$ cat flow/config.mk
export PLATFORM = sky130hd
export DESIGN_NAME = filtro_fir
export DESIGN_NICKNAME = filtro_fir
export VERILOG_FILES = /design/flow/design.v
export SDC_FILE = /design/flow/constraint.sdc
export NUM_CORES = 4
export LEC_CHECK = 0
export ABC_AREA = 0
export CAP_MARGIN = 30
export CELL_PAD_IN_SITES_GLOBAL_PLACEMENT = 0
export CORE_ASPECT_RATIO = 0.68
export CORE_MARGIN = 3
export CORE_UTILIZATION = 18
export CTS_CLUSTER_SIZE = 63
export GPL_ROUTABILITY_DRIVEN = 1
export GPL_TIMING_DRIVEN = 1
export MAX_ROUTING_LAYER = met5
export MIN_ROUTING_LAYER = met2
export SLEW_MARGIN = 5
export TNS_END_PERCENT = 50
$ cat flow/constraint.sdc
create_clock -name core_clock -period 4.36 [get_ports {clk}]
set_input_delay 0.8720 -clock core_clock [delete_from_list [all_inputs] [get_ports {clk}]]
set_output_delay 0.8720 -clock core_clock [all_outputs]
set_load 0.01 [all_outputs]
$ cat flow/run.sh
#!/bin/bash
# the make line also repeats each setting of config.mk as NAME=value (left out here)
make -C /OpenROAD-flow-scripts/flow DESIGN_CONFIG=/design/flow/config.mk WORK_HOME=/design/flow/orfs CLKGATE_MAP_FILE= finish
$ cat flow/design.v
module SatTruncFP
  #(
    parameter	NB_XI  	= 20,
    parameter	NBF_XI	= 12,
    parameter	NB_XO	= 8,
    parameter	NBF_XO	= 6
    )
   (
    input [(NB_XI)-1:0]  i_data,
    output [(NB_XO)-1:0] o_data
    );
   localparam	NBI_XI	=	NB_XI	-	NBF_XI;
   localparam	NBI_XO	=	NB_XO	-	NBF_XO;
   wire [NB_XO-1:0] 	 aux_Sat;
   wire [NBF_XO-1:0] 	 aux_trunc;
   wire 		 condicion;
   wire [NB_XO-1:0] 	 resultado1;
   wire [NB_XO-1:0] 	 resultado2;
	generate
	   if (NBF_XI >= NBF_XO)
	     begin
		assign	aux_trunc = i_data[(NBF_XI-1):(NBF_XI - NBF_XO)];
	     end
	   else
	     begin
		assign	aux_trunc = {i_data[NBF_XI-1:0],{(NBF_XO - NBF_XI){1'b0}}};
	     end
	   if (NBI_XI > NBI_XO)
	     begin
		assign	condicion		=	(i_data[(NB_XI-2)-:(NBI_XI-NBI_XO)] == {(NBI_XI-NBI_XO){i_data[NB_XI-1]}});
		assign	resultado1		=	{i_data[(NB_XI-1)],{(NB_XO-1){~i_data[(NB_XI-1)]}}};
		assign	resultado2		=	{i_data[(NB_XI-1)],i_data[NBF_XI +:NBI_XO-1],aux_trunc};
		assign	aux_Sat			=	condicion	?	resultado2	:	resultado1;
	     end
	   else
	     begin
		if (NBI_XO == NBI_XI)
                  assign  aux_Sat = {i_data[(NB_XI-1)-:NBI_XI],aux_trunc};
		else
		  assign  aux_Sat	= {{(NBI_XO - NBI_XI){i_data[NB_XI-1]}},i_data[(NB_XI-1)-:NBI_XI],aux_trunc};
	     end
	endgenerate
   assign	o_data=aux_Sat;
endmodule
module filtro_fir
  #(
    parameter WW_INPUT  = 8,
    parameter WW_OUTPUT = 8
    ) 
   (
    input 			  clk,
    input 			  i_en,
    input 			  i_srst,
    input signed [ WW_INPUT-1:0]  i_data,
    output signed [WW_OUTPUT-1:0] o_data
    );
  localparam WW_COEFF = 8;
   reg  signed [WW_INPUT           -1:0] register [14:1];
   wire signed [         WW_COEFF  -1:0] coeff    [14:0];
   wire signed [WW_INPUT+WW_COEFF  -1:0] prod     [14:0];
   wire signed [WW_INPUT+WW_COEFF+1-1:0] sum      [8:1]; 
   wire signed [WW_INPUT+WW_COEFF+2-1:0] sum1     [4:1]; 
   wire signed [WW_INPUT+WW_COEFF+3-1:0] sum2     [2:1]; 
   wire signed [WW_INPUT+WW_COEFF+4-1:0] sum3; 
   reg signed [WW_INPUT+WW_COEFF   -1:0] prod_d   [14:0];
   reg signed [WW_INPUT+WW_COEFF+4 -1:0] sum3_d;
   reg signed [WW_INPUT+WW_COEFF+1 -1:0] sum_d    [8:1];
    assign coeff[ 0] = 8'hFF;
    assign coeff[ 1] = 8'hFF;
    assign coeff[ 2] = 8'hFF;
    assign coeff[ 3] = 8'h00;
    assign coeff[ 4] = 8'h03;
    assign coeff[ 5] = 8'h08;
    assign coeff[ 6] = 8'h0D;
    assign coeff[ 7] = 8'h10;
    assign coeff[ 8] = 8'h0D;
    assign coeff[ 9] = 8'h08;
    assign coeff[10] = 8'h03;
    assign coeff[11] = 8'h00;
    assign coeff[12] = 8'hFF;
    assign coeff[13] = 8'hFF;
    assign coeff[14] = 8'hFF;
  always @(posedge clk) begin
    if (i_srst == 1'b1) begin
      register[ 1] <= {WW_INPUT{1'b0}};
      register[ 2] <= {WW_INPUT{1'b0}};
      register[ 3] <= {WW_INPUT{1'b0}};
      register[ 4] <= {WW_INPUT{1'b0}};
      register[ 5] <= {WW_INPUT{1'b0}};
      register[ 6] <= {WW_INPUT{1'b0}};
      register[ 7] <= {WW_INPUT{1'b0}};
      register[ 8] <= {WW_INPUT{1'b0}};
      register[ 9] <= {WW_INPUT{1'b0}};
      register[10] <= {WW_INPUT{1'b0}};
      register[11] <= {WW_INPUT{1'b0}};
      register[12] <= {WW_INPUT{1'b0}};
      register[13] <= {WW_INPUT{1'b0}};
      register[14] <= {WW_INPUT{1'b0}};
    end else begin
      if (i_en == 1'b1) begin
        register[ 1] <= i_data;
        register[ 2] <= register[ 1];
        register[ 3] <= register[ 2];
        register[ 4] <= register[ 3];
        register[ 5] <= register[ 4];
        register[ 6] <= register[ 5];
        register[ 7] <= register[ 6];
        register[ 8] <= register[ 7];
        register[ 9] <= register[ 8];
        register[10] <= register[ 9];
        register[11] <= register[10];
        register[12] <= register[11];
        register[13] <= register[12];
	    register[14] <= register[13];
      end
    end
  end
  assign prod[ 0] = coeff[ 0] * i_data;
  assign prod[ 1] = coeff[ 1] * register[ 1];
  assign prod[ 2] = coeff[ 2] * register[ 2];
  assign prod[ 3] = coeff[ 3] * register[ 3];
  assign prod[ 4] = coeff[ 4] * register[ 4];
  assign prod[ 5] = coeff[ 5] * register[ 5];
  assign prod[ 6] = coeff[ 6] * register[ 6];
  assign prod[ 7] = coeff[ 7] * register[ 7];
  assign prod[ 8] = coeff[ 8] * register[ 8];
  assign prod[ 9] = coeff[ 9] * register[ 9];
  assign prod[10] = coeff[10] * register[10];
  assign prod[11] = coeff[11] * register[11];
  assign prod[12] = coeff[12] * register[12];
  assign prod[13] = coeff[13] * register[13];
  assign prod[14] = coeff[14] * register[14];
  always@(posedge clk) begin
    prod_d[ 0] <= prod[ 0];
    prod_d[ 1] <= prod[ 1];
    prod_d[ 2] <= prod[ 2];
    prod_d[ 3] <= prod[ 3];
    prod_d[ 4] <= prod[ 4];
    prod_d[ 5] <= prod[ 5];
    prod_d[ 6] <= prod[ 6];
    prod_d[ 7] <= prod[ 7];
    prod_d[ 8] <= prod[ 8];
    prod_d[ 9] <= prod[ 9];
    prod_d[10] <= prod[10];
    prod_d[11] <= prod[11];
    prod_d[12] <= prod[12];
    prod_d[13] <= prod[13];
    prod_d[14] <= prod[14];
  end
  assign sum[ 1] = prod_d[ 0] + prod_d[ 1]; 
  assign sum[ 2] = prod_d[ 2] + prod_d[ 3];
  assign sum[ 3] = prod_d[ 4] + prod_d[ 5];
  assign sum[ 4] = prod_d[ 6] + prod_d[ 7];
  assign sum[ 5] = prod_d[08] + prod_d[ 9];
  assign sum[ 6] = prod_d[10] + prod_d[11];
  assign sum[ 7] = prod_d[12] + prod_d[13];
  assign sum[ 8] = {prod_d[14][WW_INPUT+WW_COEFF-1],prod_d[14]};
  always@(posedge clk) begin
    sum_d[1] <= sum[1];
    sum_d[2] <= sum[2];
    sum_d[3] <= sum[3];
    sum_d[4] <= sum[4];
    sum_d[5] <= sum[5];
    sum_d[6] <= sum[6];
    sum_d[7] <= sum[7];
    sum_d[8] <= sum[8];
  end
  assign sum1[ 1] = sum_d[ 1] + sum_d[ 2]; 
  assign sum1[ 2] = sum_d[ 3] + sum_d[ 4];
  assign sum1[ 3] = sum_d[ 5] + sum_d[ 6];
  assign sum1[ 4] = sum_d[ 7] + sum_d[ 8];
  assign sum2[ 1] = sum1[ 1] + sum1[ 2]; 
  assign sum2[ 2] = sum1[ 3] + sum1[ 4];
  assign sum3 = sum2[ 1] + sum2[ 2]; 
  always@(posedge clk)
    sum3_d <= sum3;
  SatTruncFP
	inst_SatTruncFP_dataB
	(
	  .i_data(	sum3_d	),
	  .o_data(	o_data	)
	);
endmodule
==> results of run 1 <==
-- routing by layer --
metal | global-route usage | vias up | share of wire
li1 | - | 5836 | -
met1 | - | 6091 | 0
met2 | 0.09896 | 4045 | 0.44
met3 | 0.1929 | 152 | 0.52
met4 | 0.01566 | 16 | 0.024
met5 | 0.05670 | - | 0.017
-- stage by stage --
| step | setup TNS [ns] | hold WS [ns] | cell area [um2] | util |
|---|---|---|---|---|
| floorplan | 0 | 0.3096 | 18970 | - |
| global placement | -0.2118 | 0.3110 | 20950 | 0.2021 |
| CTS | -0.004039 | 0.3249 | 22420 | 0.2164 |
| detailed placement | -0.5029 | 0.3121 | 20950 | 0.2021 |
| global route | -0.1823 | 0.3242 | 22630 | 0.2184 |
| finish | 0 | 0.3204 | 22630 | 0.2184 |
-- layout make-up --
class	instances	area, um2	area share
multi-input combinational	1032	9638	0.4258
clock inverter	12	176.4	0.007795
inverter	337	1267	0.05600
tap	1386	1734	0.07662
sequential	411	8235	0.3639
timing repair buffer	56	476.7	0.02106
clock buffer	52	1105	0.04881
-- timing repair --
| item | CTS | global route |
|---|---|---|
| gates resized | 26 | 59 |
| pin swaps | 30 | 53 |
| endpoints found under the setup margin | 5 | 10 |
| hold buffers | 0 | 0 |
| buffers inserted | 10 | 3 |
==> run notes, run 1 <==
Implementation status.

- The run finished with no timing, DRC or antenna violations.
- The final period demand of the worst path is 4.314 ns.
- The die span in y is 273.5 um.
- The floorplan core area is 0.1036 mm2.
- The worst min-delay path endpoint is sum_d[6][8].
- According to the floorplan report, the die width is 399.4 um.
- Pin placement for this block handled 19 I/O pins.
- The synthesis stat section lists a flop and latch total of 411.
- The violation tally from detailed-route iteration zero is 1294.
- The gate-level netlist out of Yosys references 52 unique cell types.
- Setup repair after global routing could not meet its margin everywhere.
- The endpoint kind of the worst setup timing path is a flip-flop.
- The pre-CTS worst setup slack is -0.2513 ns.
- The number of endpoints failing setup at the final stage is 0.
- Per Yosys stat, the portion of area used by sequential elements is 0.4344.
- The maximum fanout count along the critical path is 3.
- The count of vias placed by the detailed router is 16140.
- The wire length per cell after detailed routing is 12.18 um.
- For this run, the post-layout net count is 2170.
- The post-synthesis cell area is 0.01894 mm2.
- TritonCTS built the clock tree.
- Clock tree synthesis found a total of 411 sinks.
- For reference, the final report shows the hold violation count at 0.
- The count of placed standard cells in the final layout, fillers left out is 3286.
- The fraction of registers with async set or reset after synthesis is 0.
- The area fraction of the largest cell type after synthesis is 0.4344.
- The number of iterations in the first detailed-routing pass is 9.
- The critical path goes through inv_1, fa_1, inv_1, fa_1, fa_1, inv_1, fa_1, inv_1, ha_4, o211ai_1, a22oi_2, nand2_2, o41ai_4, o21ai_2, nor2b_4, o311ai_2.
- The buffer_ports step reported a buffer count of 18.
- The post-synthesis chip area from yosys is 0.01894 mm2.
- After synthesis, the mean cell area works out to 10.42 um2.
- Per the timing report, the most critical flop-to-flop path finishes at sum3_d[18].
- The parity-gate share of the synthesized area counting xor and xnor cells is 0.05642.
- The number of buffers and inverters on the critical path is 4.
- The number of cells on the worst hold path is 0.
- The critical path is of the flip-flop to flip-flop type.
- The library cell with the highest instance count after synthesis is sky130_fd_sc_hd__dfxtp_1.
- For this run the aggregate overflow at the end of global routing stands at 0.
- Timing would allow up to 231.8 MHz.
- The final critical-path setup slack is 0.04613 ns.
- The skew report gives the latency at the later pin of the worst-skew pair as 0.56 ns.
- The synthesis-to-layout area growth is 19.50%.
- The number of gates on the worst path with buffers counted is 16.
- The HPWL reported at the end of detailed placement is 29940 um.
- The setup slack of the most critical reg-to-reg path is 0.05 ns.
- The synthesized-area fraction occupied by and/or/nand/nor cells is 0.06758.
- The cell type contributing the most total cell area after synthesis is sky130_fd_sc_hd__dfxtp_1.
- The final worst-path cycle share is 0.9894.
- The root buffer cell chosen for the clock tree is sky130_fd_sc_hd__clkbuf_16.
- The weighted congestion reported at the end of routability-driven placement is 0.8133.
- The critical path's largest stage delay is 0.55 ns.
- The commonest register cell is sky130_fd_sc_hd__dfxtp_1.
- The transition time recorded at the tightest slew-check pin is 0.7978 ns.
- Per the CTS log, the maximum H-tree level is 2.
- The final antenna diode tally reported by the flow is 0.
- In this run the tightest slew margin relative to its limit is 0.4643.
- The main area contributors are sky130_fd_sc_hd__dfxtp_1, sky130_fd_sc_hd__fa_1, sky130_fd_sc_hd__ha_1.
- The synthesized net count is 2113.
- After synthesis, the most frequently instantiated cells are sky130_fd_sc_hd__dfxtp_1, sky130_fd_sc_hd__inv_1, sky130_fd_sc_hd__nor2_1, sky130_fd_sc_hd__ha_1, sky130_fd_sc_hd__fa_1.
- In the global route stage, overall resource usage came out at 0.1112.
- The launch instance of the worst register-to-register path is sum_d[4][5].
- The reported max-cap violation count is 0.
- The cell with the biggest individual delay on the critical path is sky130_fd_sc_hd__fa_1.
- Broken down by cell family, the worst path's largest delay share belongs to adder cells.
- After detailed routing, the number of vias per cell comes to 4.912.
- The category of the worst setup path launch point is a flip-flop.
- Buffers inserted during clock tree synthesis total 37.
- Tracing the worst setup path back leads to its startpoint at sum_d[4][5].
- The via count of the first global-routing pass is 18810.
- The synthesized netlist was found by Yosys to have 1818 cells.
- In this run the worst setup path terminates at sum3_d[18].
- The logs give a warning total of 32.
- Counting the warning lines in the Yosys log gives 4.
- The worst min-delay path class is flip-flop to flip-flop.
- The startpoint of the worst hold path is prod_d[10][8].
- The multiplexer share of the synthesized area is 0.06032.
- The routed design has 40010 um of wire.
- For this configuration, the core starts out at a cell density of 0.1827.
- The layout has 11150 filler cells.
- The chip occupies 0.1092 mm2.
- The synthesized instance count is 1818.
- The setup clock skew after layout is 0.03044 ns.
- The prevailing logic family in the synthesized netlist is adder cells.
- The area fraction in full adders, half adders and majority gates is 0.2356.
- The cell count of the worst reg-to-reg path is 16.
- The cell-mix breakdown from Yosys lists the compound-gate area share as 0.07115.
- The remaining antenna violation count after routing is 0.
- The number of antenna violations at the first check in global routing is 0.
- TritonRoute reported its final design rule violation total as 0.
- The number of standard-cell rows in the floorplan is 97.
- The worst-case clock buffer depth is 3.
- The max-slew violation count is 0.
- The instance count after placement with tap cells included is 3211.
- The post-CTS clock slew at the launch and capture registers of the worst setup and hold paths is 0.07 ns.
- The first global-routing pass estimated 63740 um of wire.
- The number of enable flip-flop cells is 0.
- STA puts the critical path data arrival time at 4.75 ns.
- The worst endpoint required time is 4.80 ns.
- Entering global routing, the biggest net connects 55 pins.
==> run 2, diff against run 1 <==
ABC_AREA = 1   (was 0)
CAP_MARGIN = 20   (was 30)
CORE_ASPECT_RATIO = 1.35   (was 0.68)
CORE_MARGIN = 2   (was 3)
CORE_UTILIZATION = 58   (was 18)
CTS_CLUSTER_DIAMETER = 364   (was unset)
CTS_CLUSTER_SIZE = unset   (was 63)
GPL_TIMING_DRIVEN = unset   (was 1)
HOLD_SLACK_MARGIN = -0.07   (was unset)
MAX_ROUTING_LAYER = unset   (was met5)
MIN_ROUTING_LAYER = met1   (was met2)
SETUP_SLACK_MARGIN = -0.21   (was unset)
SLEW_MARGIN = 0   (was 5)
TNS_END_PERCENT = 5   (was 50)
clock period = 2.75 ns   (was 4.36 ns; I/O delays follow)
==> run 2 against run 1 <==
Net effect:
- the layout now fails its checks (setup timing)
- die area down 68%
- final area down 1.7%
- fmax up 18%
- via count shrank 18%
- critical path type unchanged
- critical endpoint is now sum3_d[19]
==> run notes, run 2 <==
Implementation status.

- Sorting the synthesized cells by area gives the leading types as sky130_fd_sc_hd__dfxtp_1, sky130_fd_sc_hd__fa_1, sky130_fd_sc_hd__ha_1.
- The first detailed-routing pass took 6 iterations.
- After filler insertion, the fill cell instance count of the layout stands at 2795.
- At floorplan, the net count of the design was reported as 2412.
- The chip occupies 0.03515 mm2.
- The multiplexer share of the synthesized area is 0.
- The count of vias placed by the detailed router is 13310.
- For the pin with the worst max-slew slack, the measured transition is 0.6310 ns.
- The die span in y is 217.1 um.
- Hold is met by 0.3246 ns.
- Looking at hold timing, the worst path starts from prod_d[14][7].
- The quantity of hold-fixing buffers added after cts is 0.
- The post-CTS clock slew at the launch and capture registers of the worst setup and hold paths is 0.06 ns.
- The wire length recorded after detailed routing is 40450 um.
- The flip-flop cell with the highest count after synthesis is sky130_fd_sc_hd__dfxtp_1.
- Per the timing report, the most critical flop-to-flop path originates at sum_d[5][15].
- Per the TritonCTS log, the buffer count is 40.
- Once placement completed, the tool counted placed cells totaling 2594.
- Per the post-synthesis stats, the area per cell is 9.218 um2.
- The endpoint kind of the worst setup timing path is a flip-flop.
- Setup repair after global routing could not meet its margin everywhere.
- Counting endpoints that fail hold in the final report gives 0.
- The setup check on the worst reg-to-reg path leaves a slack of -0.91 ns.
- The CTS tree is done.
- After synthesis the cells add up to 0.01951 mm2.
- Traced cell by cell, the critical path runs through inv_2, fa_2, inv_4, fa_1, fa_1, inv_1, fa_1, inv_2, ha_4, nand2_2, inv_1, nand3_2, nor2_2, nand4_1, nand4_1, nand2_1.
- Max fanout on the critical path was recorded as 5.
- The number of cells on the worst hold path is 0.
- The number of endpoints failing setup at the final stage is 21.
- The prevailing logic family in the synthesized netlist is adder cells.
- Global routing finished with a remaining overflow of 0.
- The category of the worst setup path launch point is a flip-flop.
- The run finished, with violations left.
- The count of input and output buffers is 18.
- Counting I/O delays and the setup requirement, the final critical path takes 3.660 ns.
- In this run the remaining antenna-violating nets after routing total 0.
- The core utilization before placement is 0.5847.
- The commonest cells after synthesis are sky130_fd_sc_hd__dfxtp_1, sky130_fd_sc_hd__inv_1, sky130_fd_sc_hd__nand2_1, sky130_fd_sc_hd__a21oi_1, sky130_fd_sc_hd__ha_1.
- The synthesized-area fraction occupied by and/or/nand/nor cells is 0.1209.
- The root buffer cell is sky130_fd_sc_hd__clkbuf_16.
- The reported max-cap violation count is 0.
- The share of synthesized area in the top cell type comes to 0.4216.
- The via count of the first global-routing pass came to 13530.
- The worst endpoint required time is 3.17 ns.
- The launch point of the worst path is sum_d[5][15].
- The largest individual stage delay along the critical path comes from the cell sky130_fd_sc_hd__fa_2.
- The tightest min-delay check is of the flip-flop to flip-flop type.
- The skew report gives the latency at the later pin of the worst-skew pair as 0.55 ns.
- By instance count, the cell type seen most on the critical path is sky130_fd_sc_hd__fa_1.
- The synthesis-to-layout area growth is 14.00%.
- The worst register-to-register path has a depth of 16.
- Once layout is done, the placed cells without fillers occupy 0.02225 mm2.
- Excluding fillers, the count of instances in the completed layout stands at 2667.
- The max-slew violation count is 0.
- The class of the most critical setup path is flip-flop to flip-flop.
- The worst min-delay path endpoint is sum_d[8][7].
- The first global-routing pass estimated 66460 um of wire.
- The gate family responsible for the most delay along the worst path is adder cells.
- The DRC violation total left in the routed layout is recorded as 0.
- The number of logged tool warnings is 37.
- The library cell with the highest instance count after synthesis is sky130_fd_sc_hd__dfxtp_1.
- In this run the layout check failures are setup timing.
- After synthesis, the chip area reported by Yosys is 0.01951 mm2.
- The share of the Yosys chip area taken by registers is 0.4216.
- The setup clock skew after layout is 0.02219 ns.
- Setup slack on the critical path of the routed design comes to -0.9097 ns.
- Per the synthesis report, the adder-cell share of the synthesized area is 0.2286.
- Counting buffers and inverters, the worst setup path is 16 cells deep.
- The number of buffers and inverters on the critical path is 5.
- The fraction of registers with async set or reset after synthesis is 0.
- The worst-case clock buffer depth is 3.
- Of the total synthesized cell area, the portion taken by AND-OR and OR-AND cells is 0.09079.
- The final worst-path cycle share is 1.331.
- The number of warnings issued by yosys is 4.
- The layout report lists the multi-input gate area as 0.009891 mm2.
- According to the I/O placement log, the pin count is 19.
- Antenna repair during routing inserted a diode count of 0.
- The total negative slack is -11.66 ns.
- The worst register-to-register path ends at sum3_d[19].
- The maximum level of the CTS H-tree is 2.
- After synthesis, the design contains 2117 cells according to Yosys.
- The routed design shows a via density per instance of 4.991.
- The parity-gate share of the synthesized area counting xor and xnor cells is 0.04937.
- For this block, the initial DRC count from the detailed router was 591.
- The final net count is 2491.
- The synthesized design spends more area on one cell type than any other, namely sky130_fd_sc_hd__dfxtp_1.
- Routability-driven placement finished with a final weighted congestion of 0.8529.
- The endpoint of the worst setup timing path is sum3_d[19].
- After clock tree synthesis, the setup repair step added 0 buffers.
- For this sky-water flow run, the detailed-routed wirelength per cell is reported as 15.17 um.
- The report lists the number of standard-cell rows as 78.
- Entering global routing, the biggest net connects 135 pins.
- The longest incremental delay of any stage on the critical path is reported as 0.59 ns.
- The total of flip-flops plus latches after synthesis is 411.
- The die is 161.9 um wide.
- The overall fraction of global-route tracks in use is 0.2392.
- In this run the cell area measured after placement is 0.02088 mm2.
- Summing all flip-flop and latch instances after layout gives 0.008230 mm2.
- The cell count after synthesis came out at 2117.
- The floorplan core area is 0.03338 mm2.
- In this run the tightest slew margin relative to its limit is 0.5787.
- Per the timing report, the achievable frequency comes out to 273.2 MHz.
- The CTS log lists the clock sinks for this run as 411.
- Yosys mapped a number of flops with a built-in enable equal to 0.
- The HPWL reported at the end of detailed placement is 31890 um.
- The number of distinct library cells after synthesis is 40.
- The number of antenna violations at the first check in global routing is 0.
- The arrival time reported for the critical path endpoint is 4.08 ns.
## run 2: through the flow
step / setup WS, ns / util
detailed placement: -0.9580 / 0.6257
global placement: -0.9398 / 0.6257
global route: -1.060 / 0.6666
CTS: -0.9083 / 0.6658
floorplan: -0.6737 / -
finish: -0.9097 / 0.6666
## run 2: final cells by class
cell class	instances	area share
Inverter	411	0.06946
Clock inverter	21	0.008661
Timing Repair Buffer	81	0.03194
Tap cell	440	0.02475
Multi-Input combinational cell	1251	0.4446
Clock buffer	52	0.05067
Sequential cell	411	0.3699
## run 2: metal layers
metal | global-route usage | wire (um) | part of all wire
met1 | 0.2866 | 17160 | 0.42
met2 | 0.4461 | 21220 | 0.52
met3 | 0.03011 | 1085 | 0.027
met4 | 0.06991 | 982 | 0.024
met5 | 0 | 0 | 0
## run 2: what timing repair did
item	4_1_cts	5_1_grt
setup endpoints to repair	14	17
hold endpoints to repair	0	0
resized	14	7
gates cloned	0	0
pin swaps	8	3
==> run 3, diff against run 2 <==
CELL_PAD_IN_SITES_GLOBAL_PLACEMENT = unset   (was 0)
CORE_ASPECT_RATIO = unset   (was 1.35)
CORE_UTILIZATION = 72   (was 58)
CTS_CLUSTER_DIAMETER = 199   (was 364)
CTS_CLUSTER_SIZE = 14   (was unset)
GPL_ROUTABILITY_DRIVEN = unset   (was 1)
HOLD_SLACK_MARGIN = 0.29   (was -0.07)
MIN_ROUTING_LAYER = unset   (was met1)
PLACE_DENSITY_LB_ADDON = 0.15   (was unset)
SETUP_SLACK_MARGIN = -0.09   (was -0.21)
SLEW_MARGIN = 20   (was 0)
TNS_END_PERCENT = unset   (was 5)
clock period = 2.91 ns   (was 2.75 ns; I/O delays follow)
==> run 3 against run 2 <==
Net effect:
- highest routed layer unchanged
- critical path type unchanged
- largest cell class unchanged
- critical path depth did not move
- routed wire length rose by 3.7%
- critical endpoint is now sum3_d[17]
- count of clock-buffer cells in the layout fell by 17
- still fails the layout checks on setup timing
==> run notes, run 3 <==
Implementation status.

- For this design, Yosys synthesis ends with a cell count of 2117.
- The total clock buffers created by CTS is 35.
- The multi-input combinational cells in the finished layout cover a total of 0.01003 mm2.
- For reference, the mux area share after synthesis is 0.
- Yosys mapped a number of flops with a built-in enable equal to 0.
- Summed over all nets, the half-perimeter wirelength after detailed placement is 31380 um.
- The post-synthesis chip area from yosys is 0.01951 mm2.
- The count of vias placed by the detailed router is 13630.
- The quantity of hold-fixing buffers added after cts is 0.
- Across all hold checks on the routed design, the worst slack comes to 0.3148 ns.
- The gate family responsible for the most delay along the worst path is adder cells.
- The setup clock skew after layout is 0.02014 ns.
- Among all flip-flop cells after synthesis, the most frequent one is sky130_fd_sc_hd__dfxtp_1.
- In the log, the iteration count for the first detailed-route pass is 6.
- Per the hold report, the tightest min-delay path originates at prod_d[2][14].
- After routing the design area is 0.02168 mm2.
- OpenROAD emitted warnings numbering 33.
- The number of gates on the worst path with buffers counted is 16.
- The clock reaches the later pin of the worst-skew pair after 0.52 ns.
- The area used by sequential logic in the layout is 0.008238 mm2.
- The synthesis report lists the most area-consuming cells as sky130_fd_sc_hd__dfxtp_1, sky130_fd_sc_hd__fa_1, sky130_fd_sc_hd__ha_1.
- The root buffer cell chosen for the clock tree is sky130_fd_sc_hd__clkbuf_16.
- Setup repair after global routing could not meet its margin everywhere.
- The total of flip-flops plus latches after synthesis is 411.
- 19 I/O pins were placed.
- The global route stage reports its total congestion overflow as 0.
- The worst-case clock buffer depth is 3.
- The core utilization before placement is 0.7282.
- From bottom edge to top edge, the die measures 168.6 um.
- For this design, the slowest cell found on the critical path is sky130_fd_sc_hd__fa_2.
- The number of antenna violations at the first check in global routing came to 0.
- Per the post-place timing report, worst setup slack is -0.7615 ns.
- The synthesis-to-layout area growth is 11.08%.
- The CTS tree is done.
- The data arrival time reported for the critical path is 4.17 ns.
- The per-instance average area after synthesis is 9.218 um2.
- The remaining antenna violation count after routing is 0.
- The maximum number of pins on one net before global-route repair is 89.
- Of the total synthesized cell area, the portion taken by AND, OR, NAND and NOR gates is 0.1209.
- The die width is 168.6 um.
- STA classifies the critical path endpoint as a flip-flop.
- The checks that failed: setup timing.
- Along the worst hold path, the cell count comes to 0.
- STA reports a reg2reg setup slack of -0.85 ns.
- Of all flip-flops after synthesis, the portion carrying an async set or reset was 0.
- The worst setup path is launched from a flip-flop.
- The cell area after placement is 0.02054 mm2.
- The share of Yosys cell area claimed by the top area cell type is 0.4216.
- The script reports the combined buffer and inverter count of the critical path as 5.
- The violation tally from detailed-route iteration zero is 697.
- The cell type contributing the most total cell area after synthesis is sky130_fd_sc_hd__dfxtp_1.
- The share of synthesized cell area in and-or and or-and compound cells is 0.09079.
- The number of distinct library cells after synthesis is 40.
- The wire length per cell after detailed routing is 16.71 um.
- The capture point of the critical path was reported as sum3_d[17].
- Static timing analysis puts the maximum clock frequency at 266.2 MHz.
- The floorplan core area is 0.02680 mm2.
- At the pin with the least slew margin, the transition time is 0.5970 ns.
- Measured against its own limit, the worst slew margin works out to 0.5978.
- The number of design rule violations left after detail routing is 0.
- For the worst reg-to-reg path, the startpoint reported by OpenROAD is sum_d[6][10].
- The max-slew violation count is 0.
- The number of clock sinks came to 411.
- Total global-route track usage over all layers is 0.3059.
- The timing report gives the biggest stage delay along the critical path as 0.56 ns.
- The worst register-to-register path depth is 16.
- In this run, the synthesized area fraction spent on xor and xnor cells is recorded as 0.04937.
- The OpenROAD report gives the critical path a required time of 3.33 ns.
- Clock-pin slew was measured on the worst setup and hold paths at 0.07 ns.
- The worst setup path is of the flip-flop to flip-flop kind.
- In the final layout, the fill cell count is 1707.
- Looking at the critical path, the highest net fanout was 5.
- The launch point of the worst path is sum_d[6][10].
- In the final report, the number of hold violations comes to 0.
- The worst min-delay path endpoint is sum_d[2][14].
- The prevailing logic family in the synthesized netlist is adder cells.
- Per the post-synthesis report, the nets total 2412.
- Dividing the final minimum period by the clock period gives 1.291.
- The flow ran to the end, but the layout failed its checks.
- Per Yosys stat, the portion of area used by sequential elements is 0.4216.
- Port buffering added 18 buffers.
- The endpoint of the lowest-slack register-to-register path is sum3_d[17].
- The total negative slack is -9.599 ns.
- According to the hold report, the worst path is of the flip-flop to flip-flop type.
- The die area is 0.02844 mm2.
- Counting instances in the post-synthesis netlist gives the leading cell types as sky130_fd_sc_hd__dfxtp_1, sky130_fd_sc_hd__inv_1, sky130_fd_sc_hd__nand2_1, sky130_fd_sc_hd__a21oi_1, sky130_fd_sc_hd__ha_1.
- Traced cell by cell, the critical path runs through inv_4, fa_2, inv_4, fa_1, fa_1, inv_1, fa_1, inv_2, ha_4, a21oi_4, buf_4, o21bai_1, a21oi_1, nand2_1, nand2_1, nand2_1.
- The most frequently used library cell after synthesis is sky130_fd_sc_hd__dfxtp_1.
- The number of endpoints failing setup at the final stage is 14.
- Summing every instance area after synthesis gives 0.01951 mm2.
- The placement summary gives the final routability congestion estimate as 0.8582.
- The number of warnings issued by yosys is 4.
- The post-detailed-route via-to-cell ratio is 5.427.
- The first global-routing pass estimated 68970 um of wire.
- The final net count is 2465.
- The final wirelength is 41970 um.
- The via count of the first global-routing pass came to 14390.
- The reported max-cap violation count is 0.
- The critical path in the final layout is reported with a setup slack of -0.8472 ns.
- The floorplan has 60 rows.
- The synthesized instance count is 2117.
- The clock H-tree reported by CTS has 2 levels.
- The final period demand of the worst path is 3.757 ns.
- The area fraction in full adders, half adders and majority gates is 0.2286.
[run 3: timing repair]
item                                    CTS  global route
cloned                                    0             0
endpoints found under the hold margin     0             0
endpoints found under the setup margin   14            14
resized                                  39            31
setup buffers                             2             5
pin swaps                                26            26
[run 3: layer usage]
metal | part of all wire | vias to the layer above | GRT usage
met5 | 0 | - | 0
met4 | 0.039 | 0 | 0.1184
met3 | 0.050 | 113 | 0.05822
met2 | 0.50 | 332 | 0.5523
met1 | 0.41 | 6461 | 0.3617
li1 | - | 6727 | -
[run 3: final cells by class]
cell class	instances	share of cell area
diodes	1	0.0001154
clock inverters	2	0.0009235
flip-flops and latches	411	0.3800
clock buffers	35	0.04040
repair buffers	60	0.02488
well taps	341	0.01968
inverters	411	0.07140
multi-input cells	1251	0.4626
[run 3: per-stage QoR]
stage                 util  cells
detailed placement  0.7663   2467
finish              0.8088   2512
global route        0.8087   2511
floorplan                -   2117
CTS                 0.8038   2506
global placement    0.7663   2467
==> run 4, diff against run 3 <==
CELL_PAD_IN_SITES_GLOBAL_PLACEMENT = 0   (was unset)
CTS_CLUSTER_DIAMETER = 42   (was 199)
CTS_CLUSTER_SIZE = 25   (was 14)
GPL_ROUTABILITY_DRIVEN = 1   (was unset)
HOLD_SLACK_MARGIN = unset   (was 0.29)
MIN_ROUTING_LAYER = met1   (was unset)
PLACE_DENSITY_LB_ADDON = 0.21   (was 0.15)
SETUP_SLACK_MARGIN = -0.06   (was -0.09)
SLEW_MARGIN = 40   (was 20)
clock period = 2.95 ns   (was 2.91 ns; I/O delays follow)
==> run 4 against run 3 <==
Net effect:
- final area grew 3.0%
- routed wire length grew 7.3%
- sequential share of layout area shrank 1.1 points
- flip-flop count is the same
- the layout still fails its checks (setup timing)
- clock skew grew 0.0036 ns
- via count grew 3.6%
- highest routed layer unchanged
- cell count grew 1.3%
==> run notes, run 4 <==
Implementation status.

- The run finished, with violations left.
- The layout checks failed on setup timing.
- Counting flops and latches in the post-synthesis netlist gives 411.
- The synthesis stats list as the most numerous cell sky130_fd_sc_hd__dfxtp_1.
- The cell type contributing the most total cell area after synthesis is sky130_fd_sc_hd__dfxtp_1.
- Static timing analysis puts the maximum clock frequency at 262.4 MHz.
- The pre-CTS worst setup slack is -0.7232 ns.
- Including well taps, the total number of placed cells is 2468.
- After floorplanning, the core was sized to cover 0.02680 mm2.
- The utilization after layout is 0.8327.
- The worst-case clock buffer depth is 3.
- Along the critical path, the tally of buffer and inverter instances is 4.
- The total clock buffers created by CTS is 41.
- The number of sinks on the clock net is 411.
- The worst register-to-register path has a depth of 16.
- The worst min-delay path class is flip-flop to flip-flop.
- In the per-layer summary, the met1 wirelength comes to 18060 um.
- The category of the worst setup path launch point is a flip-flop.
- The clock latency at the later pin of the worst-skew pair is 0.56 ns.
- TritonCTS built the clock tree.
- The synthesis log from Yosys contains 4 warnings.
- The number of gates on the worst path with buffers counted is 16.
- On the worst path, the slowest cell contributes a delay of 0.57 ns.
- The timing report attributes the biggest portion of critical-path delay to adder cells.
- Of the available clock period, the critical path in the final layout requires 1.292.
- The die area is 0.02844 mm2.
- Looking at the reg2reg group, the worst path starts from sum_d[3][4].
- The fraction of registers with async set or reset after synthesis is 0.
- Counting flops with a built-in enable in the synthesized netlist gives 0.
- According to the Yosys statistics, the synthesized design has a chip area of 0.01951 mm2.
- The script logs the mean routed wire length per placed instance as 17.69 um.
- The reported max-cap violation count is 0.
- The number of antenna violations at the first check in global routing is 1.
- Measured along the x axis, the die boundary spans 168.6 um.
- The count of vias placed by the detailed router is 14120.
- For this block, the routed nets add up to 45010 um of wire.
- Across all setup checks in the final design, the least slack found is -0.8613 ns.
- The cell area after placement is 0.02052 mm2.
- Counting every instance in the synthesized netlist gives 2117.
- After synthesis the cells add up to 0.01951 mm2.
- The transition time at the pin with the least slew margin is 0.7837 ns.
- Per STA, the endpoint of the critical path is sum3_d[13].
- From bottom edge to top edge, the die measures 168.6 um.
- Per the detail_route log, met2 wirelength is 22860 um.
- The share of Yosys cell area claimed by the top area cell type is 0.4216.
- The post-CTS hold buffer count recorded in the log is 0.
- The final worst hold slack is 0.3173 ns.
- The core utilization before placement is 0.7282.
- The number of ports placed on the die boundary is 19.
- The final max-slew violation count recorded for this run is 0.
- The most numerous cell type found on the critical path is sky130_fd_sc_hd__fa_1.
- Looking at hold timing, the worst path starts from prod_d[2][11].
- The worst endpoint required time is 3.40 ns.
- The top routing layer in use is met4.
- The total congestion overflow is 0.
- Hold analysis lists the worst path endpoint as sum_d[2][11].
- The number of distinct library cells after synthesis is 40.
- The count of placed standard cells in the final layout, fillers left out is 2545.
- In this run the tool buffered the top-level ports with 18 buffer cells.
- The finished cells cover 0.02232 mm2.
- The stage logs contain a warning count of 33.
- The number of cells on the worst hold path is 0.
- The number of endpoints failing setup at the final stage is 14.
- Setup repair after global routing could not meet its margin everywhere.
- The worst relative slew slack is 0.4775.
- For this run, the leading register cell type out of synthesis is sky130_fd_sc_hd__dfxtp_1.
- The maximum number of pins on one net before global-route repair is 73.
- The final period demand of the worst path is 3.811 ns.
- The setup clock skew after layout is 0.02372 ns.
- STA classifies the critical path endpoint as a flip-flop.
- The synthesized netlist was found by Yosys to have 2117 cells.
- The cell-mix breakdown from Yosys lists the XOR/XNOR area share as 0.04937.
- The slowest stage of the critical path belongs to the cell sky130_fd_sc_hd__fa_1.
- Of the synthesized area, sequential elements account for 0.4216.
- By count the netlist is led by sky130_fd_sc_hd__dfxtp_1, sky130_fd_sc_hd__inv_1, sky130_fd_sc_hd__nand2_1, sky130_fd_sc_hd__a21oi_1, sky130_fd_sc_hd__ha_1.
- The weighted congestion reported at the end of routability-driven placement is 0.8747.
- The via count of the first global-routing pass is 14820.
- The worst setup path is of the flip-flop to flip-flop kind.
- The first global-routing pass estimated 73010 um of wire.
- After legalization and detailed placement, the total HPWL measured 31670 um.
- The maximum fanout count along the critical path is 3.
- Per the post-synthesis report, the nets total 2412.
- In the CTS report, the clock slew at the register clock pins of the worst setup and hold paths is listed as 0.09 ns.
- The overall fraction of global-route tracks in use is 0.3250.
- Per the CTS log, the maximum H-tree level is 2.
- The per-instance average area after synthesis is 9.218 um2.
- The finished design was reported to have a net count of 2466.
- The number of endpoints with negative hold slack in the final report is 0.
- The setup slack of the most critical reg-to-reg path is -0.86 ns.
- The final layout reports a setup TNS of -10.04 ns.
- Of the post-synthesis cell area, the part taken by muxes is 0.
- The post-detailed-route via-to-cell ratio is 5.547.
- Yosys attributes the largest share of cell area to sky130_fd_sc_hd__dfxtp_1, sky130_fd_sc_hd__fa_1, sky130_fd_sc_hd__ha_1.
- The floorplan has 60 rows.
- The worst register-to-register path ends at sum3_d[13].
- The remaining antenna violation count after routing is 0.
- The synthesis-to-layout area growth is 14.36%.
- Per STA, the startpoint of the critical path is sum_d[3][4].
- After detailed routing, the met3 layer carries 2432 um of wire.
- Data arrives at the worst endpoint at 4.27 ns.
- The total inserted antenna cells is 0.
- The cell-mix breakdown from Yosys lists the adder-cell area share as 0.2286.
- The number of iterations in the first detailed-routing pass is 6.
- The prevailing logic family in the synthesized netlist is adder cells.
- The synthesized-area fraction occupied by and/or/nand/nor cells is 0.1209.
- Per the CTS log, the root buffer master is sky130_fd_sc_hd__clkbuf_16.
- The cell sequence reported for the critical path is inv_1, fa_1, inv_1, fa_1, fa_1, inv_2, fa_1, inv_2, ha_4, nand2_4, o21ai_2, nand2_1, nand2_2, nand2_2, nand2_2, xor2_1.
- Of the total synthesized cell area, the portion taken by AND-OR and OR-AND cells is 0.09079.
- The number of design rule violations left after detail routing is 0.
- Once iteration 0 of detailed routing completed, the report listed 837 DRC markers.
[run 4: layer usage]
layer  global-route usage  vias up
met1               0.3878     6828
met5                    0        -
met2               0.5903      412
met3              0.05261      109
li1                     -     6768
met4               0.1252        0
[run 4: area by class of cell]
class	instances	area [um2]
Clock inverter	33	520.5
Clock buffer	43	1076
Multi-Input combinational cell	1251	10040
Timing Repair Buffer	55	469.2
Tap cell	341	426.7
Inverter	411	1545
Sequential cell	411	8243
Fill cell	1500	4483
[run 4: timing repair]
item	4_1_cts	5_1_grt
setup endpoints to repair	14	22
pin swaps	15	15
gates resized	21	47
setup buffers	1	0
==> run 5, diff against run 4 <==
CORE_ASPECT_RATIO = 0.68   (was unset)
CORE_MARGIN = 10   (was 2)
CORE_UTILIZATION = 68   (was 72)
CTS_CLUSTER_DIAMETER = unset   (was 42)
CTS_CLUSTER_SIZE = 63   (was 25)
GPL_ROUTABILITY_DRIVEN = 0   (was 1)
GPL_TIMING_DRIVEN = 1   (was unset)
HOLD_SLACK_MARGIN = 0.21   (was unset)
MAX_ROUTING_LAYER = met4   (was unset)
PLACE_DENSITY_LB_ADDON = unset   (was 0.21)
SETUP_SLACK_MARGIN = 0.46   (was -0.06)
SLEW_MARGIN = 5   (was 40)
TNS_END_PERCENT = 50   (was unset)
clock period = 4.36 ns   (was 2.95 ns; I/O delays follow)
==> run 5 against run 4 <==
Net effect:
- register-to-register slack improved by 1.3 ns
- fmax fell by 1.6%
- synthesized area did not move
- now clean on timing, DRC and antenna
- highest routed layer unchanged
==> run notes, run 5 <==
Implementation status.

- After global routing the overflow that remains totals 0.
- The number of fill cells in the layout is 2024.
- The class of the most critical setup path is flip-flop to flip-flop.
- The prevailing logic family in the synthesized netlist is adder cells.
- The tree is rooted in a sky130_fd_sc_hd__clkbuf_16.
- The count of input and output buffers is 18.
- Summing all flip-flop and latch instances after layout gives 0.008233 mm2.
- The number of endpoints failing setup at the final stage is 0.
- The run reported a max-capacitance violation count of 0.
- The total negative slack is 0 ns.
- The setup clock skew after layout is 0.01038 ns.
- The script logs the ratio of routed vias to standard cells as 5.323.
- The worst register-to-register path has a depth of 16.
- The share of synthesized cell area in and-or and or-and compound cells is 0.09079.
- Per the final timing report, the hold violations number 0.
- Entering global routing, the biggest net connects 91 pins.
- Post-synthesis, Yosys gives the total cell area as 0.01951 mm2.
- Buffers inserted during clock tree synthesis total 38.
- The per-instance average area after synthesis is 9.218 um2.
- The max-slew violation count is 0.
- In the Yosys stats the netlist draws on 40 distinct library cells.
- The critical path ends at sum3_d[18].
- The first-pass GRT wire length is 68880 um.
- The number of logged tool warnings is 34.
- The library cell with the highest instance count after synthesis is sky130_fd_sc_hd__dfxtp_1.
- For reference, the critical path is launched at sum_d[5][15].
- According to the floorplan report, the die height is 159.7 um.
- The cell type contributing the most total cell area after synthesis is sky130_fd_sc_hd__dfxtp_1.
- On the critical path the data arrives at 4.28 ns.
- The category of the worst setup path launch point is a flip-flop.
- The total cells reported by yosys after synthesis is 2117.
- The highest attainable clock frequency is 258.3 MHz.
- The worst min-delay path class is flip-flop to flip-flop.
- Per Yosys stat, the portion of area used by sequential elements is 0.4216.
- CTS built an H-tree with a depth of 2.
- The worst setup path is captured at a flip-flop.
- The number of design rule violations left after detail routing is 0.
- Of the total synthesized cell area, the portion taken by AND, OR, NAND and NOR gates is 0.1209.
- The utilization after layout is 0.7602.
- In this design, the stage delay of the slowest critical-path cell is 0.59 ns.
- The number of ports placed on the die boundary is 19.
- After floorplanning, the core was divided into 51 placement rows.
- For this design, the sink count on the clock tree is 411.
- Yosys reports the multiplexer fraction of the synthesized area as 0.
- Walking the critical path from launch to capture passes 16 cell instances.
- Across all setup checks in the final design, the least slack found is 0.4885 ns.
- The number of buffers and inverters on the critical path is 4.
- Per STA, the worst path is made up of inv_1, fa_2, inv_4, fa_1, fa_1, inv_1, fa_1, inv_1, ha_4, a21o_1, a21oi_2, nor2_1, nor2_1, nand2_1, nand2_1, nand2_1.
- The worst-case clock buffer depth is 3.
- The transition time recorded at the tightest slew-check pin is 1.024 ns.
- The floorplan step set the die width to 225.4 um.
- The maximum fanout count along the critical path is 5.
- The flip-flop cell with the highest count after synthesis is sky130_fd_sc_hd__dfxtp_1.
- The HPWL reported at the end of detailed placement is 31110 um.
- In this run the critical register-to-register path is captured at sum3_d[18].
- The cell with the biggest individual delay on the critical path is sky130_fd_sc_hd__fa_2.
- Dividing the detail-routed wire length by the instance count gives 16.64 um.
- The synthesis-to-layout area growth is 10.86%.
- STA on the placed design reports a worst setup slack of 0.3147 ns.
- The number of iterations in the first detailed-routing pass is 5.
- The violation tally from detailed-route iteration zero is 949.
- The parity-gate share of the synthesized area counting xor and xnor cells is 0.04937.
- The area fraction in full adders, half adders and majority gates is 0.2286.
- The count of nets left with antenna violations once routing finished came out at 0.
- For reference, the clock transition at the flip-flops on the worst setup and hold paths is 0.07 ns.
- Overall routing resource usage recorded by global route was 0.2429.
- Counting the warning lines in the Yosys log gives 4.
- Sorting the synthesized cells by area gives the leading types as sky130_fd_sc_hd__dfxtp_1, sky130_fd_sc_hd__fa_1, sky130_fd_sc_hd__ha_1.
- The total of flip-flops plus latches after synthesis is 411.
- The die area is 0.03600 mm2.
- Looking at hold timing, the worst path starts from prod_d[4][1].
- The share of Yosys cell area claimed by the top area cell type is 0.4216.
- The number of enable flip-flop cells is 0.
- In the final layout, the multi-input gates occupy 0.009930 mm2.
- The quantity of hold-fixing buffers added after cts is 0.
- Sorting the synthesized cells by how often they occur yields sky130_fd_sc_hd__dfxtp_1, sky130_fd_sc_hd__inv_1, sky130_fd_sc_hd__nand2_1, sky130_fd_sc_hd__a21oi_1, sky130_fd_sc_hd__ha_1.
- The via count of the first global-routing pass is 13470.
- The net count after synthesis is 2412.
- The number of antenna violations at the first check in global routing was 1.
- The count of vias placed by the detailed router is 13490.
- The initial utilization of the core area, before any placement, comes to 0.6857.
- The final wirelength is 42170 um.
- In the finished design, the share of the clock period the worst path needs comes to 0.8880.
- TritonCTS built the clock tree.
- The cell area that synthesis handed to floorplanning was 0.01951 mm2.
- The worst relative slew slack is 0.3176.
- The worst hold path was traced through 0 stages.
- The fraction of registers with async set or reset after synthesis is 0.
- Per the OpenROAD floorplan log, the area of the core is 0.02846 mm2.
- The worst path needs 3.872 ns of the cycle, external delays included.
- The data required time reported for the critical path is 4.77 ns.
- The worst min-delay path endpoint is sum_d[3][1].
- The clock latency at the later pin of the worst-skew pair is 0.52 ns.
- The synthesized instance count is 2117.
- The gate family responsible for the most delay along the worst path is adder cells.
- The run finished with no timing, DRC or antenna violations.
- The net count of the finished layout is 2434.
- Setup repair after global routing could not meet its margin everywhere.
- The setup check on the worst reg-to-reg path leaves a slack of 0.49 ns.
- The launch instance of the worst register-to-register path is sum_d[5][15].
run 5: final cells by class:
class	instances	share of cell area
diodes	1	0.0001157
flip-flops and latches	411	0.3805
clock inverters	13	0.008212
clock buffers	50	0.04841
repair buffers	26	0.01087
multi-input cells	1251	0.4590
well taps	371	0.02146
inverters	411	0.07142
run 5: metal layers:
metal  global-route usage  vias to the layer above  share of wire
met3              0.04703                       67          0.059
met4              0.05999                        0          0.019
met5                    -                        -              0
met2               0.3589                      286           0.44
li1                     -                     6688              -
met1               0.3383                     6448           0.48
run 5: through the flow:
| stage | instances | hold WS, ns | instance area [um2] |
|---|---|---|---|
| final | 2534 | 0.3268 | 21630 |
| after global routing | 2533 | 0.3301 | 21630 |
| after CTS | 2530 | 0.3265 | 21310 |
| after detailed placement | 2467 | 0.3121 | 20000 |
| after global placement | 2467 | 0.3102 | 20000 |
| after floorplan | 2117 | 0.3096 | 19520 |
run 5: timing repair:
action	4_1_cts	5_1_grt
pin swaps	2	30
endpoints found under the hold margin	0	0
setup buffers	0	3
endpoints found under the setup margin	10	13
gates resized	16	73
==> run 6, diff against run 5 <==
CAP_MARGIN = 5   (was 20)
CELL_PAD_IN_SITES_GLOBAL_PLACEMENT = unset   (was 0)
CORE_ASPECT_RATIO = unset   (was 0.68)
CORE_MARGIN = 2   (was 10)
CORE_UTILIZATION = 72   (was 68)
CTS_CLUSTER_DIAMETER = 86   (was unset)
CTS_CLUSTER_SIZE = 14   (was 63)
GPL_ROUTABILITY_DRIVEN = unset   (was 0)
GPL_TIMING_DRIVEN = unset   (was 1)
HOLD_SLACK_MARGIN = -0.1   (was 0.21)
MAX_ROUTING_LAYER = unset   (was met4)
MIN_ROUTING_LAYER = unset   (was met1)
PLACE_DENSITY = 0.44   (was unset)
SETUP_SLACK_MARGIN = -0.09   (was 0.46)
SLEW_MARGIN = 40   (was 5)
TNS_END_PERCENT = unset   (was 50)
clock period = 2.92 ns   (was 4.36 ns; I/O delays follow)
==> run 6 against run 5 <==
Net effect:
- the layout now fails its checks (setup timing)
- die area decreased by 21%
- synthesized area unchanged
- hold slack got worse by 0.0069 ns
- fmax increased by 5.4%
- critical endpoint is now sum3_d[15]
==> run notes, run 6 <==
Implementation status.

- The run finished, with violations left.
- The report lists the violated layout checks as setup timing.
- The prevailing logic family in the synthesized netlist is adder cells.
- TritonCTS built the clock tree.
- The number of different library cells used by synthesis comes to 40.
- Once detail routing completed, the nets flagged for antenna violations numbered 0.
- The number of iterations in the first detailed-routing pass is 8.
- The launch point of the worst min-delay path is recorded as prod_d[8][1].
- The transition time at the pin with the least slew margin is 0.6431 ns.
- The category of the worst setup path launch point is a flip-flop.
- For this block, the initial DRC count from the detailed router was 744.
- On the final layout, the worst clock skew is 0.01187 ns.
- The endpoint of the lowest-slack register-to-register path is sum3_d[15].
- The number of antenna violations at the first check in global routing was 0.
- The launch instance of the worst register-to-register path is sum_d[4][12].
- The critical path endpoint has a required time of 3.32 ns.
- The number of design rule violations left after detail routing is 0.
- Setup repair after global routing could not meet its margin everywhere.
- The worst-case clock buffer depth is 3.
- Per the placement log, port buffering inserted 18 buffers.
- The timing report gives the biggest stage delay along the critical path as 0.53 ns.
- The weighted congestion reported at the end of routability-driven placement is 0.8613.
- According to the floorplan report, the die width is 168.6 um.
- The fraction of registers with async set or reset after synthesis is 0.
- Counting endpoints that fail hold in the final report gives 0.
- The detailed placer reported the number of placed instances as 2471.
- The endpoint kind of the worst setup timing path is a flip-flop.
- The worst min-delay path endpoint is sum_d[5][1].
- The synth_stat.txt file lists the number of cells as 2117.
- The root buffer cell is sky130_fd_sc_hd__clkbuf_16.
- For reference, the mux area share after synthesis is 0.
- The core utilization before placement is 0.7282.
- In this run, the synthesized area fraction spent on adder and majority cells is recorded as 0.2286.
- The overall die size recorded for this design is 0.02844 mm2.
- The critical path in the final layout is reported with a setup slack of -0.7532 ns.
- TritonCTS created 35 clock buffers.
- The gate family responsible for the most delay along the worst path is adder cells.
- The clock reaches the later pin of the worst-skew pair after 0.51 ns.
- Per the detailed-route log, wirelength across all metal layers totals 40790 um.
- In this run, the synthesized area fraction spent on AND-OR/OR-AND gates is recorded as 0.09079.
- The HPWL reported at the end of detailed placement is 30710 um.
- In the final routed layout, each cell accounts on average for 16.23 um.
- The repair_antennas step left the layout with diodes totalling 0.
- Timing would allow up to 272.2 MHz.
- According to the finish report, the design has a final net count of 2466.
- The worst min-delay path class is flip-flop to flip-flop.
- The critical path starts at sum_d[4][12].
- The per-instance average area after synthesis is 9.218 um2.
- The number of gates on the worst path with buffers counted is 15.
- The report gives the cell count of the worst hold path as 0.
- In this run the worst setup path terminates at sum3_d[15].
- The worst setup path is of the flip-flop to flip-flop kind.
- The count of placed standard cells in the final layout, fillers left out is 2513.
- On the critical path the data arrives at 4.07 ns.
- The signal on the critical path passes through inv_1, fa_1, inv_1, fa_1, fa_1, inv_1, fa_1, inv_1, ha_4, a21oi_4, o21a_1, buf_4, o21a_1, nand2_1, xor2_1.
- The number of warnings issued by yosys is 4.
- The routed design shows a via density per instance of 5.367.
- The total overflow left after global routing is 0.
- The floorplan core area is 0.02680 mm2.
- Post-synth the commonest register cell is sky130_fd_sc_hd__dfxtp_1.
- STA shows the worst reg2reg path with a cell count of 15.
- Post-synthesis, Yosys gives the total cell area as 0.01951 mm2.
- The first-pass GRT wire length is 66850 um.
- The share of Yosys cell area claimed by the top area cell type is 0.4216.
- The cell with the biggest individual delay on the critical path is sky130_fd_sc_hd__fa_1.
- The synthesized instance count is 2117.
- The H-tree was split into 2 levels.
- The total of flip-flops plus latches after synthesis is 411.
- The post-synthesis cell area is 0.01951 mm2.
- Per the detail_route report, the via count comes to 13490.
- The parity-gate share of the synthesized area counting xor and xnor cells is 0.04937.
- Per the post-run analysis, buffers plus inverters along the critical path come to 5.
- The sequential area share after synthesis is 0.4216.
- The net count after synthesis is 2412.
- The worst path in the final design needs a cycle of 3.673 ns, including I/O delays and setup.
- The post-synth count of flops with an enable pin is 0.
- The synthesis stats list as the most numerous cell sky130_fd_sc_hd__dfxtp_1.
- The maximum fanout count along the critical path is 4.
- Max-cap violations in this run came to 0.
- The worst relative slew slack is 0.5667.
- In the global route stage, overall resource usage came out at 0.2961.
- The number of standard-cell rows in the floorplan is 60.
- The number of endpoints failing setup at the final stage is 14.
- Warnings raised by the tools during the run amount to 37.
- The CTS log lists the clock sinks for this run as 411.
- The maximum number of pins on one net before global-route repair is 135.
- Ranked by instance count, the synthesized netlist is headed by sky130_fd_sc_hd__dfxtp_1, sky130_fd_sc_hd__inv_1, sky130_fd_sc_hd__nand2_1, sky130_fd_sc_hd__a21oi_1, sky130_fd_sc_hd__ha_1.
- At the end of the flow the core is filled with cells to 0.8081.
- The final worst-path cycle share is 1.258.
- The biggest area contributor in the post-synthesis netlist is sky130_fd_sc_hd__dfxtp_1.
- Per the OpenROAD floorplan log, the height of the die is 168.6 um.
- During I/O placement, the number of pins put on the boundary was 19.
- The via count of the first global-routing pass is 13760.
- Clock-pin slew was measured on the worst setup and hold paths at 0.07 ns.
- STA reports a reg2reg setup slack of -0.75 ns.
- The cell-mix breakdown from Yosys lists the simple-gate area share as 0.1209.
- The max-slew violation count is 0.
- Compared with the post-synthesis result, the final layout area differs by 10.98%.
- By area the synthesized netlist is led by sky130_fd_sc_hd__dfxtp_1, sky130_fd_sc_hd__fa_1, sky130_fd_sc_hd__ha_1.
## run 6: metal layers
metal	wire, um	GRT usage	vias up	share of wire
met4	905	0.07796	0	0.022
met1	17960	0.3788	6417	0.44
met5	0	0	-	0
met3	1554	0.03577	67	0.038
met2	20370	0.5348	275	0.50
li1	-	-	6729	-
## run 6: area by class of cell
| type | count | area [um2] |
|---|---|---|
| Clock buffer | 36 | 889.6 |
| Clock inverter | 2 | 17.52 |
| Fill cell | 1700 | 5144 |
| Inverter | 411 | 1548 |
| Multi-Input combinational cell | 1251 | 9990 |
| Sequential cell | 411 | 8243 |
| Tap cell | 341 | 426.7 |
| Timing Repair Buffer | 61 | 543.0 |
## run 6: repair_timing
action,CTS,global route
setup endpoints to repair,14,15
pin swaps,24,22
endpoints found under the hold margin,0,0
resized,28,38
buffers inserted,0,4
hold buffers,0,0
## run 6: per-stage QoR
step / hold WS, ns / instance area [um2] / worst slack [ns] / setup TNS, ns
6_report: 0.3199 / 21660 / -0.7532 / -9.670
5_1_grt: 0.3304 / 21660 / -0.9138 / -12.00
4_1_cts: 0.3217 / 21520 / -0.7309 / -8.997
3_5_place_dp: 0.3121 / 20570 / -0.7314 / -9.063
3_3_place_gp: 0.3100 / 20570 / -0.6590 / -8.247
2_1_floorplan: 0.3096 / 19820 / -0.5037 / -5.849
